==> flow/design.v <==
module cordic #(parameter WIDTH = 32, ITER = 16)(
    input clk,
    input rst,
    input start,
    input mode,  
    input signed [WIDTH-1:0] x_in,
    input signed [WIDTH-1:0] y_in,
    input signed [WIDTH-1:0] z_in,
    output reg signed [WIDTH-1:0] x_out,
    output reg signed [WIDTH-1:0] y_out,
    output reg signed [WIDTH-1:0] z_out,
    output reg done
);
    localparam signed [WIDTH-1:0] K = 32'sd19898;   
    localparam IDLE = 2'd0, PROCESS = 2'd1, DONE = 2'd2;
    reg signed [WIDTH-1:0] x, y, z;
    reg [4:0] i;
    reg [1:0] state;
    reg mode_r;  
    function signed [WIDTH-1:0] atan_table;
        input [3:0] idx;
        case (idx)
            4'd0:  atan_table = 32'sd25736;
            4'd1:  atan_table = 32'sd15192;
            4'd2:  atan_table = 32'sd8027;
            4'd3:  atan_table = 32'sd4074;
            4'd4:  atan_table = 32'sd2045;
            4'd5:  atan_table = 32'sd1023;
            4'd6:  atan_table = 32'sd511;
            4'd7:  atan_table = 32'sd256;
            4'd8:  atan_table = 32'sd128;
            4'd9:  atan_table = 32'sd64;
            4'd10: atan_table = 32'sd32;
            4'd11: atan_table = 32'sd16;
            4'd12: atan_table = 32'sd8;
            4'd13: atan_table = 32'sd4;
            4'd14: atan_table = 32'sd2;
            default: atan_table = 32'sd1;
        endcase
    endfunction
    always @(posedge clk or posedge rst) begin
        if (rst) begin
            state <= IDLE;
            done <= 0;
            x <= 0; y <= 0; z <= 0;
            x_out <= 0; y_out <= 0; z_out <= 0;
            i <= 0;
            mode_r <= 0;
        end 
        else begin
            case (state)
                IDLE: begin
                    done <= 0;
                    if (start) begin
                        x <= mode ? x_in : K;
                        y <= mode ? y_in : 0;
                        z <= mode ? 0 : z_in;
                        mode_r <= mode;
                        i <= 0;
                        state <= PROCESS;
                    end
                end
                PROCESS: begin
                    if (i < ITER) begin
                        if ((mode_r == 0 && z >= 0) || (mode_r == 1 && y < 0)) begin
                            x <= x - (y >>> i);
                            y <= y + (x >>> i);
                            z <= z - atan_table(i[3:0]);
                        end 
                        else begin
                            x <= x + (y >>> i);
                            y <= y - (x >>> i);
                            z <= z + atan_table(i[3:0]);
                        end
                        i <= i + 1;
                    end 
                    else begin
                        x_out <= x;
                        y_out <= y;
                        z_out <= z;
                        done <= 1;
                        state <= DONE;
                    end
                end
                DONE: begin
                    done <= 0;      
                    state <= IDLE;   
                end
            endcase
        end
    end
endmodule
==> flow/config.mk <==
export PLATFORM = sky130hd
export DESIGN_NAME = cordic
export DESIGN_NICKNAME = cordic
export VERILOG_FILES = /design/flow/design.v
export SDC_FILE = /design/flow/constraint.sdc
export NUM_CORES = 4
export LEC_CHECK = 0
export ABC_AREA = 1
export CAP_MARGIN = 20
export CELL_PAD_IN_SITES_DETAIL_PLACEMENT = 1
export CORE_MARGIN = 2
export CORE_UTILIZATION = 63
export GPL_ROUTABILITY_DRIVEN = 1
export HOLD_SLACK_MARGIN = 0.08
export MAX_ROUTING_LAYER = met4
export MIN_ROUTING_LAYER = met1
export PLACE_DENSITY = 0.57
export SETUP_SLACK_MARGIN = 1.53
export SLEW_MARGIN = 20
==> flow/constraint.sdc <==
create_clock -name core_clock -period 7.0 [get_ports {clk}]
set_input_delay 1.4000 -clock core_clock [delete_from_list [all_inputs] [get_ports {clk}]]
set_output_delay 1.4000 -clock core_clock [all_outputs]
set_load 0.01 [all_outputs]
run.sh (not shown) runs the stock make flow with config.mk's settings and CLKGATE_MAP_FILE=.
The starting point stopped in detailed placement (3_5_place_dp) on DPL-0033.
Change:
- ABC_AREA: 1 -> default
- CELL_PAD_IN_SITES_DETAIL_PLACEMENT: 1 -> default
- CORE_UTILIZATION: 63 -> 65
- GPL_ROUTABILITY_DRIVEN: 1 -> default
- HOLD_SLACK_MARGIN: 0.08 -> default
- MAX_ROUTING_LAYER: met4 -> default
- MIN_ROUTING_LAYER: met1 -> default
- PLACE_DENSITY: 0.57 -> default
- SETUP_SLACK_MARGIN: 1.53 -> 1.42
- clock period: 7.0 -> 5.2 ns (I/O delays scaled with it)
This time the run aborted during global routing (5_1_grt); die size decreases by 4.4%; area after synthesis drops by 1.5%; synthesized cell count falls by 29%.

* * *

RTL: the design.v shown in full above, as it stands there.
export LEC_CHECK = 0
export ABC_AREA = 1
export CAP_MARGIN = 35
export CORE_MARGIN = 2
export CORE_UTILIZATION = 40
export CTS_CLUSTER_SIZE = 89
export GPL_ROUTABILITY_DRIVEN = 0
export GPL_TIMING_DRIVEN = 0
export SLEW_MARGIN = 15
export TNS_END_PERCENT = 5
create_clock -name core_clock -period 7.0 [get_ports {clk}]
Rerun with:
Settings changed: ABC_AREA 1 to unset, CAP_MARGIN 35 to 25, CELL_PAD_IN_SITES_DETAIL_PLACEMENT set to 0, CORE_UTILIZATION 40 to 63, CTS_CLUSTER_SIZE 89 to unset, GPL_ROUTABILITY_DRIVEN 0 to unset, GPL_TIMING_DRIVEN 0 to unset, MAX_ROUTING_LAYER set to met5, SETUP_SLACK_MARGIN set to 0.56, SLEW_MARGIN 15 to 20, TNS_END_PERCENT 5 to unset.
Clock period 7.0 ns to 7.1 ns, I/O delays scaled along.
What happened: Global-route usage is higher by 11 points. Fmax falls by 5.6%. First-iteration DRC count is lower by 16%. Wire length went down by 15%. Worst setup slack loses 0.27 ns. Final area is lower by 3.4%. Sequential cell count stays the same.
Rerun with:
Settings changed: ABC_AREA set to 1, CORE_UTILIZATION 63 to 72, CTS_CLUSTER_SIZE set to 15, HOLD_SLACK_MARGIN set to 0.29, SETUP_SLACK_MARGIN 0.56 to 1.44.
Clock period 7.1 ns to 4.8 ns, I/O delays scaled along.
After rerunning: The new run never finished: it broke off in global routing (DPL-0038); die area falls by roughly a tenth; area after synthesis rises slightly; synthesized cell count rises by well over a third.
Rerun with:
Settings changed: CAP_MARGIN 25 to 20, CELL_PAD_IN_SITES_DETAIL_PLACEMENT 0 to unset, CTS_CLUSTER_DIAMETER set to 272, CTS_CLUSTER_SIZE 15 to 97, HOLD_SLACK_MARGIN 0.29 to unset, MAX_ROUTING_LAYER met5 to unset, PLACE_DENSITY set to 0.42, SETUP_SLACK_MARGIN 1.44 to unset, TNS_END_PERCENT set to 5.
Clock period 4.8 ns to 3.77 ns, I/O delays scaled along.
Outcome:
- Now the flow died in detailed placement
- synthesized cell count stays the same
- die area is unchanged
- synthesized area stays the same
Rerun with:
Settings changed: CAP_MARGIN 20 to 35, CORE_UTILIZATION 72 to 40, CTS_CLUSTER_DIAMETER 272 to unset, CTS_CLUSTER_SIZE 97 to unset, GPL_TIMING_DRIVEN set to 0, PLACE_DENSITY 0.42 to unset.
Clock period 3.77 ns to 7.0 ns, I/O delays scaled along.
Now the flow went through all stages and came out clean.
Synthesized area stays the same.
Synthesized cell count does not change.
Die size grows by 78%.

* * *

Starts from the design.v that is shown in full above.
make LEC_CHECK=0 ABC_AREA=1 CAP_MARGIN=20 CORE_ASPECT_RATIO=1.47 CORE_MARGIN=2 CORE_UTILIZATION=72 CTS_CLUSTER_DIAMETER=272 CTS_CLUSTER_SIZE=13 PLACE_DENSITY=0.42 SLEW_MARGIN=20 TNS_END_PERCENT=5 finish   # period 3.77 ns
The starting point died in clock tree synthesis (4_1_cts).
Edit:
- CORE_ASPECT_RATIO: 1.47 -> 0.5
- CTS_CLUSTER_DIAMETER: 272 -> 334
- CTS_CLUSTER_SIZE: 13 -> 97
Outcome: The changed run died in detailed placement (3_5_place_dp), error DPL-0033. Die size barely changes. Synthesized area stays the same. Synthesized cell count does not change.
Edit:
- ABC_AREA: 1 -> not set
- CORE_ASPECT_RATIO: 0.5 -> not set
- CTS_CLUSTER_DIAMETER: 334 -> 93
- CTS_CLUSTER_SIZE: 97 -> not set
- PLACE_DENSITY: 0.42 -> not set
- PLACE_DENSITY_LB_ADDON: not set -> 0.0
- SETUP_SLACK_MARGIN: not set -> 1.73
- TNS_END_PERCENT: 5 -> not set
- clock period: 3.77 -> 5.85 ns (I/O delays scaled with it)
The changed run failed in global routing (5_1_grt).
Die area goes down by about 1.7%.
Synthesized area came out lower by 1.5%.
Synthesized cell count goes down by 29%.
Edit:
- CAP_MARGIN: 20 -> 25
- CELL_PAD_IN_SITES_DETAIL_PLACEMENT: not set -> 0
- CTS_CLUSTER_DIAMETER: 93 -> 165
- CTS_CLUSTER_SIZE: not set -> 79
- MAX_ROUTING_LAYER: not set -> met5
- PLACE_DENSITY_LB_ADDON: 0.0 -> 0.24
- SETUP_SLACK_MARGIN: 1.73 -> -0.35
- TNS_END_PERCENT: not set -> 5
- clock period: 5.85 -> 5.08 ns (I/O delays scaled with it)
The new run aborted during clock tree synthesis (4_1_cts) on DPL-0033.
Synthesized cell count is unchanged.
Die area is unchanged.
Synthesized area is unchanged.
Edit:
- CAP_MARGIN: 25 -> 20
- CELL_PAD_IN_SITES_DETAIL_PLACEMENT: 0 -> not set
- CORE_UTILIZATION: 72 -> 66
- CTS_CLUSTER_DIAMETER: 165 -> not set
- CTS_CLUSTER_SIZE: 79 -> not set
- MAX_ROUTING_LAYER: met5 -> not set
- PLACE_DENSITY_LB_ADDON: 0.24 -> not set
- SETUP_SLACK_MARGIN: -0.35 -> -0.46
- clock period: 5.08 -> 5.85 ns (I/O delays scaled with it)
Effect: With this change the flow ran to the end with violations: negative setup slack. Die size rises by about 9%. Synthesized cell count is unchanged. Synthesized area is unchanged.
Edit:
- CORE_ASPECT_RATIO: not set -> 0.91
- CORE_UTILIZATION: 66 -> 72
- CTS_CLUSTER_DIAMETER: not set -> 93
- CTS_CLUSTER_SIZE: not set -> 79
- PLACE_DENSITY_LB_ADDON: not set -> 0.0
- SETUP_SLACK_MARGIN: -0.46 -> 1.73
- TNS_END_PERCENT: 5 -> not set
This time the run stopped in global routing (5_1_grt).
Die size drops by about 8%.
Synthesized area stays the same.
Synthesized cell count does not change.

* * *

Setup of JK:
RTL: the design.v shown in full above, as it stands there.
clock: 7.1 ns
lec_check: 0
abc_area: 0
cap_margin: 25
cell_pad_in_sites_detail_placement: 0
cell_pad_in_sites_global_placement: 3
core_aspect_ratio: 0.77
core_margin: 10
core_utilization: 48
cts_cluster_diameter: 67
cts_cluster_size: 62
gpl_routability_driven: 0
gpl_timing_driven: 0
max_routing_layer: met4
place_density_lb_addon: 0.2
slew_margin: 30
tns_end_percent: 65
As the logs show, JK stopped at global placement without I/O after a tool error, so it never reached the end of the flow.
For MS, these inputs were changed with respect to JK:
Settings: CTS_CLUSTER_SIZE removed (was 62); PLACE_DENSITY newly set to 0.35; GPL_ROUTABILITY_DRIVEN removed (was 0); SETUP_SLACK_MARGIN newly set to 1.44; SLEW_MARGIN changed from 30 to 20; HOLD_SLACK_MARGIN newly set to -0.1; GPL_TIMING_DRIVEN removed (was 0); TNS_END_PERCENT removed (was 65); MAX_ROUTING_LAYER changed from met4 to met5; PLACE_DENSITY_LB_ADDON removed (was 0.2); CTS_CLUSTER_DIAMETER removed (was 67); CORE_ASPECT_RATIO removed (was 0.77); ABC_AREA changed from 0 to 1; CORE_UTILIZATION changed from 48 to 72; CORE_MARGIN changed from 10 to 2; CELL_PAD_IN_SITES_GLOBAL_PLACEMENT removed (was 3); the clock period (ns, I/O delays scaled along) changed from 7.1 to 4.8.
Results
JK did not make it past global placement without I/O, where a tool error ended it.
MS: it failed with a tool error in global routing, so there are no final results.
Number of placement rows went down by a few percent going from JK to MS.
MS: xor and xnor fraction of the mapped netlist area lower than JK
Area of the placeable core came out lower on MS than on JK.
Dominant non-sequential cell family after synthesis = AND-OR/OR-AND gates: JK; dominant non-sequential cell family after synthesis = simple AND/OR/NAND/NOR gates: MS
The synthesized cell count in MS sits 873 above the value recorded for JK.
From JK to MS the numbers moved as follows: die size saw a decrease, synthesis area per yosys saw an increase, synthesized area saw an increase.
Changes in AL relative to MS:
Settings: removing HOLD_SLACK_MARGIN (formerly -0.1); removing MAX_ROUTING_LAYER (formerly met5); changing CORE_UTILIZATION from 72 to 66; removing SETUP_SLACK_MARGIN (formerly 1.44); changing CAP_MARGIN from 25 to 20; removing PLACE_DENSITY (formerly 0.35); removing ABC_AREA (formerly 1); removing CELL_PAD_IN_SITES_DETAIL_PLACEMENT (formerly 0); changing the clock period (ns, I/O delays scaled along) from 4.8 to 6.68.
Notes after the runs:
Per the final summary, AL finished and its layout is clean on timing, DRC and antenna.
Tool error DPL-0038 stopped MS during global routing; no final results.
Comparing MS and AL, floorplan row count is higher on AL.
Floorplan check, AL vs MS: die outline larger in AL
Synthesized netlist net count, MS and AL, higher one = MS.
Synthesized cell count for AL: 873 down relative to MS
Measured against each other, MS and AL differ in area after synthesis, the higher figure coming from MS.
Changes in TR relative to AL:
Settings: an added ABC_AREA of 1; an added MAX_ROUTING_LAYER of met4; an added HOLD_SLACK_MARGIN of 0.08; a change of CORE_UTILIZATION from 66 to 63; an added GPL_TIMING_DRIVEN of 0; an added PLACE_DENSITY of 0.57; an added CELL_PAD_IN_SITES_DETAIL_PLACEMENT of 1; an added GPL_ROUTABILITY_DRIVEN of 1; an added MIN_ROUTING_LAYER of met1; a change of the clock period (ns, I/O delays scaled along) from 6.68 to 4.31.
==> results <==
The log for TR ends in detailed placement with error DPL-0033, so the run never completed.
TR against AL: number of port buffers barely changed, share of the synthesized netlist area taken by xor and xnor gates decreased by 1.9 points relative to the old numbers, number of cell rows has increased, total cells reported by yosys after synthesis now sits higher.
There was hardly any difference in synthesized-area fraction occupied by adder cells between TR and AL.
Going from AL to TR, the die size was found to have gone up by about 6%.
The area figure in the yosys stat output in TR was higher than what AL gave.
Relative to AL, number of distinct standard cells referenced by the synthesized netlist has decreased by 35% in TR.
Diff AL -> TR: register area share after synthesis decreased 0.39 points; post-synthesis share of cell area spent on and, or, nand and nor gates went up 21 points.
